v21:
==> flow/design.v <==
`timescale 1ns / 1ps
module uart_rx(
               input               clk          ,		 
               input               rst_n        ,	
               input               din          ,
               output  reg [7:0]    dout         ,		
               output  reg         dout_vld     
               );
parameter    	   BPS	  =	217;	 
reg   [14:0]        cnt0         ;
wire                add_cnt0     ;
wire                end_cnt0     ;
reg   [ 3:0]        cnt1         ;
wire                add_cnt1     ;
wire                end_cnt1     ;
reg                 rx0          ;	
reg                 rx1          ;	
reg                 rx2          ;	
wire                rx_en        ;
reg                 flag_add     ;
always @ (posedge clk or negedge rst_n) begin
	if(!rst_n) begin
		rx0 <= 1'b1;
        rx1 <= 1'b1;
        rx2 <= 1'b1;
	end
	else begin
		rx0 <= din;
        rx1 <= rx0;
        rx2 <= rx1;
	end
end
assign rx_en = rx2 & ~rx1;	
always @(posedge clk or negedge rst_n)begin
    if(!rst_n)begin
        cnt0 <= 0;
    end
    else if(add_cnt0)begin
        if(end_cnt0)
            cnt0 <= 0;
        else
            cnt0 <= cnt0 + 1;
    end
end
assign add_cnt0 = flag_add;
assign end_cnt0 = add_cnt0 && cnt0==BPS-1 ;
always @(posedge clk or negedge rst_n)begin 
    if(!rst_n)begin
        cnt1 <= 0;
    end
    else if(add_cnt1)begin
        if(end_cnt1)
            cnt1 <= 0;
        else
            cnt1 <= cnt1 + 1;
    end
end
assign add_cnt1 = end_cnt0;
assign end_cnt1 = add_cnt1 && cnt1==9-1 ;  
always @ (posedge clk or negedge rst_n)begin
	if(!rst_n) begin
		flag_add <= 1'b0;
	end
	else if(rx_en) begin		
		flag_add <= 1'b1;	
	end
    else if(end_cnt1) begin		
		flag_add <= 1'b0;	
	end
end
always @ (posedge clk or negedge rst_n)begin
	if(!rst_n) begin
		dout <= 8'd0;
	end
	else if(add_cnt0 && cnt0==BPS/2-1 && cnt1!=0) begin		 
	    dout[cnt1-1]<= rx2 ;
	end
end
always @ (posedge clk or negedge rst_n)begin
	if(!rst_n) begin
		dout_vld <= 1'b0;
	end
    else if(end_cnt1) begin		
		dout_vld <= 1'b1;	
	end
	else begin	
        dout_vld <= 1'b0;			
	end
end
endmodule
`timescale 1ns / 1ps
module uart_tx(
                 input             clk    ,			
                 input             rst_n  ,		
                 input [7:0]       din    ,
                 input             din_vld,	  
                 output reg        rdy    ,   
                 output reg        dout   
             );
parameter         BPS    = 217;
reg   [7:0]       tx_data_tmp;	
reg               flag_add   ;
reg   [14:0]      cnt0       ;
wire              add_cnt0   ;
wire              end_cnt0   ;
reg   [ 3:0]      cnt1       ;
wire              add_cnt1   ;
wire              end_cnt1   ;
wire  [ 9:0]      data       ;
always  @(posedge clk or negedge rst_n)begin
    if(rst_n==1'b0)begin
        flag_add <= 0;
    end
    else if(flag_add==0 && din_vld)begin
        flag_add <= 1;
    end
    else if(end_cnt1)begin
        flag_add <= 0;
    end
end
always @(posedge clk or negedge rst_n)begin
    if(!rst_n)begin
        cnt0 <= 0;
    end
    else if(add_cnt0)begin
        if(end_cnt0)
            cnt0 <= 0;
        else
            cnt0 <= cnt0 + 1;
    end
end
assign add_cnt0 = flag_add;
assign end_cnt0 = add_cnt0 && cnt0==BPS-1 ;
always @(posedge clk or negedge rst_n)begin 
    if(!rst_n)begin
        cnt1 <= 0;
    end
    else if(add_cnt1)begin
        if(end_cnt1)
            cnt1 <= 0;
        else
            cnt1 <= cnt1 + 1;
    end
end
assign add_cnt1 = end_cnt0;
assign end_cnt1 = add_cnt1 && cnt1==10-1 ;
always @ (posedge clk or negedge rst_n) begin
	if(!rst_n) begin
		tx_data_tmp <=8'd0;
	end
	else if(flag_add==1'b0 && din_vld) begin	
		tx_data_tmp <= din;	
	end
end
always @ (posedge clk or negedge rst_n) begin
	if(!rst_n) begin
		dout <= 1'b1;
	end
	else if(add_cnt0 && cnt0==1-1)begin
        dout<= data[cnt1];
    end 
end
assign  data = {1'b1,tx_data_tmp,1'b0};  
always  @(*)begin
    if(din_vld || flag_add)
        rdy = 1'b0;
    else
        rdy = 1'b1;
end
endmodule
module  uart_top(
								input  clk,
								input  rst_n,
								input  din,
								input sw8,
								output  reg  [23:0] pic_out,
								output  reg [16:0] addr,
								output  reg wr_ram,
								output  tx,
								output  reg pic_done,    
								output  reg  pic_download,    
								output  reg [7:0] rgb_led
								);
	wire   dout_vld;
	wire  [7:0] dout;
	reg [3:0] code_p;
	reg  [4:0]  cnt;
	reg  [3:0]  state;
	wire  [3:0]  code;
	wire [7:0]  temp;
	reg [23:0] pic_reg;
	parameter  monitor=0;   
	parameter  second=1 ;
	parameter  third=2 ;
	parameter   fouth=3;
	parameter   fiveth=4;
	parameter   sixth=5;
	parameter   send=6;
	parameter   stop=7;
	assign temp=(dout>8'd57)?(dout-8'd87):(dout-8'd48);
	assign code=temp[3:0];
	always  @ (posedge clk or negedge rst_n)
	    begin
			if  (!rst_n)
			   begin
			      state<=monitor;
				  wr_ram<=1;
				  pic_out<=0;
				  addr<=0;
				  pic_done<=0;
				  end
			else
	case (state)
	monitor:	begin
				   if (dout_vld)
						begin
						    wr_ram<=1;	
							pic_reg[23:20]<=code;
							state<=second;
							code_p<=code;
						end
				 else
				          state<=monitor;
					end
	second:	begin
					if (dout_vld)
							begin
								pic_reg[19:16]<=code;
								state<=third;
								rgb_led<={code_p,code};
							end
					else
							state<=second;
					end
		third:		begin
					if (dout_vld)
						begin
							pic_reg[15:12]<=code;
							state<=fouth;
							code_p<=code;
						end
					else
						state<=third;
					end
		fouth:		begin
					if (dout_vld)
						begin
							pic_reg[11:8]<=code;
							state<=fiveth;
							rgb_led<={code_p,code};
						end
					else
						state<=fouth;
					end
		fiveth:		begin
					if (dout_vld)
						begin
							pic_reg[7:4]<=code;
							state<=sixth;
							code_p<=code;
						end
					else
						state<=fiveth;
					end
        sixth:		begin
					if (dout_vld)
						begin
							pic_reg[3:0]<=code;
							state<=send;
							rgb_led<={code_p,code};
						end
					else
						state<=sixth;
					end
		send: 	 begin
						wr_ram<=0;
						pic_out<=pic_reg;
						if (addr<479)
							begin
								addr<=addr+1;								
								pic_done<=0;
								state<=monitor;
							end
			         else if (addr==479)
					        begin								 
							     addr<=0;		
								 pic_done<=1;
								 state<=stop;								
							end	 
						end
		stop:  begin
					if  (sw8==1)
					    state<=monitor;
					else
						begin
						state<=stop;
						end
				  end
		     endcase
		end
		always  @ (posedge  clk or negedge rst_n)
		    begin
				if (!rst_n)
					cnt<=0;
				else if (state==send)
				    cnt<=cnt+1;
			    else 
					cnt<=cnt;
			end
		always  @ (posedge  clk or negedge rst_n)
			begin
				if (!rst_n)
					pic_download<=1;
		   else if (cnt>=15)
					pic_download<=0;
			else
					pic_download<=1;
			end
		uart_rx #(.BPS(16)) uart_rx(
								.clk(clk),
								.rst_n(rst_n),
								.din(din),
								.dout(dout),
								.dout_vld(dout_vld)
								);
	   uart_tx #(.BPS(16)) uart_tx(
                              .clk(clk)    ,			
                              .rst_n(rst_n)  ,		
							  .din_vld(dout_vld)    ,
							  .din(dout),
							  .dout(tx),
							  .rdy()
							); 
		endmodule 
clock: 2.04 ns
lec_check: 0
abc_area: 0
cap_margin: 35
core_margin: 2
core_utilization: 70
cts_cluster_size: 23
setup_slack_margin: 0.59
slew_margin: 20
run.sh (not shown) runs the stock make flow with config.mk's settings and CLKGATE_MAP_FILE=.
Status(v21) = ERROR, stage = clock tree synthesis (4_1_cts)
The inputs of v8 differ from those of v21 as listed below.
- setting CTS_CLUSTER_DIAMETER to 310 for the first time
- removing SETUP_SLACK_MARGIN (formerly 0.59)
- changing CORE_UTILIZATION from 70 to 72
- setting PLACE_DENSITY to 0.36 for the first time
- changing ABC_AREA from 0 to 1
- setting CORE_ASPECT_RATIO to 0.5 for the first time
- setting TNS_END_PERCENT to 10 for the first time
- changing CAP_MARGIN from 35 to 20
- changing CTS_CLUSTER_SIZE from 23 to 94
Notes after the runs:
- Layout checks on v8: not met. Flow itself completed; violations: negative setup slack.
- For chip area from the yosys synthesis statistics, dividing the value from v21 by the value from v8 gives 0.949.
- In the metrics for v8 and v21, the one carrying the lower total die size is v21.
- Changes observed in v8 relative to v21: weighted congestion reported at the end of routability-driven placement grew by 1.4%, number of cells in Yosys stat higher.
Changes in v14 relative to v8:
- clearing PLACE_DENSITY, which used to be 0.36
- swapping 20 for 40 in CAP_MARGIN
- clearing CORE_ASPECT_RATIO, which used to be 0.5
- clearing CTS_CLUSTER_DIAMETER, which used to be 310
- clearing CTS_CLUSTER_SIZE, which used to be 94
- swapping 10 for 20 in TNS_END_PERCENT
- swapping 2.04 for 7.49 in the clock period (ns, I/O delays scaled along)
v14 completed end to end with timing, DRC and antenna clean. Run comparison: v14 startpoint of the most critical setup path uart_tx.dout$_DFFE_PN1P_; v8 startpoint of the most critical setup path uart_rx.cnt1[1]$_DFFE_PN0P_. v14 vs. v8: placed instance area fell about 3%, pin slew with the least headroom to its limit increased 0.017 ns, critical path depth moved down. Summary: with v8 as the reference, final RePlAce weighted congestion in v14 moved up by a little under 10%. Per the comparison of v14 with v8, global-route usage went down by 6.7 points; global-route wire length before repair moved down.
Edits applied to the flow inputs when going from v14 to v46:
- swapping 40 for 20 in CAP_MARGIN
- clearing TNS_END_PERCENT, which used to be 20
- swapping 7.49 for 2.58 in the clock period (ns, I/O delays scaled along)
Findings:
In v46 relative to v14, tally of non-filler cells in the final layout had gone up slightly. What v14 reported for detailed-route wire length on metal 1 has to be multiplied by 1.14 to get the figure for v46. Going from v14 to v46, global routing usage summed across all routing layers +3.5 points; worst hold slack now smaller. Compared v46 against v14; clock-pin slew on the worst setup and hold paths within noise. v14 | stages: all done | timing, DRC, antenna: all pass. Finished, but not clean: v46, with negative setup slack. Start point of the critical path = uart_tx.dout$_DFFE_PN1P_: v14; start point of the critical path = uart_rx.cnt1[1]$_DFFE_PN0P_: v46. Fraction of area in multi-input gates: higher on v46. Vias: v46 more than v14. Diff v14 -> v46: combinational power shows an increase of about 400%, final non-filler cell area shows an increase of 4.3%.
Power is estimated from default activity; no workload was simulated.
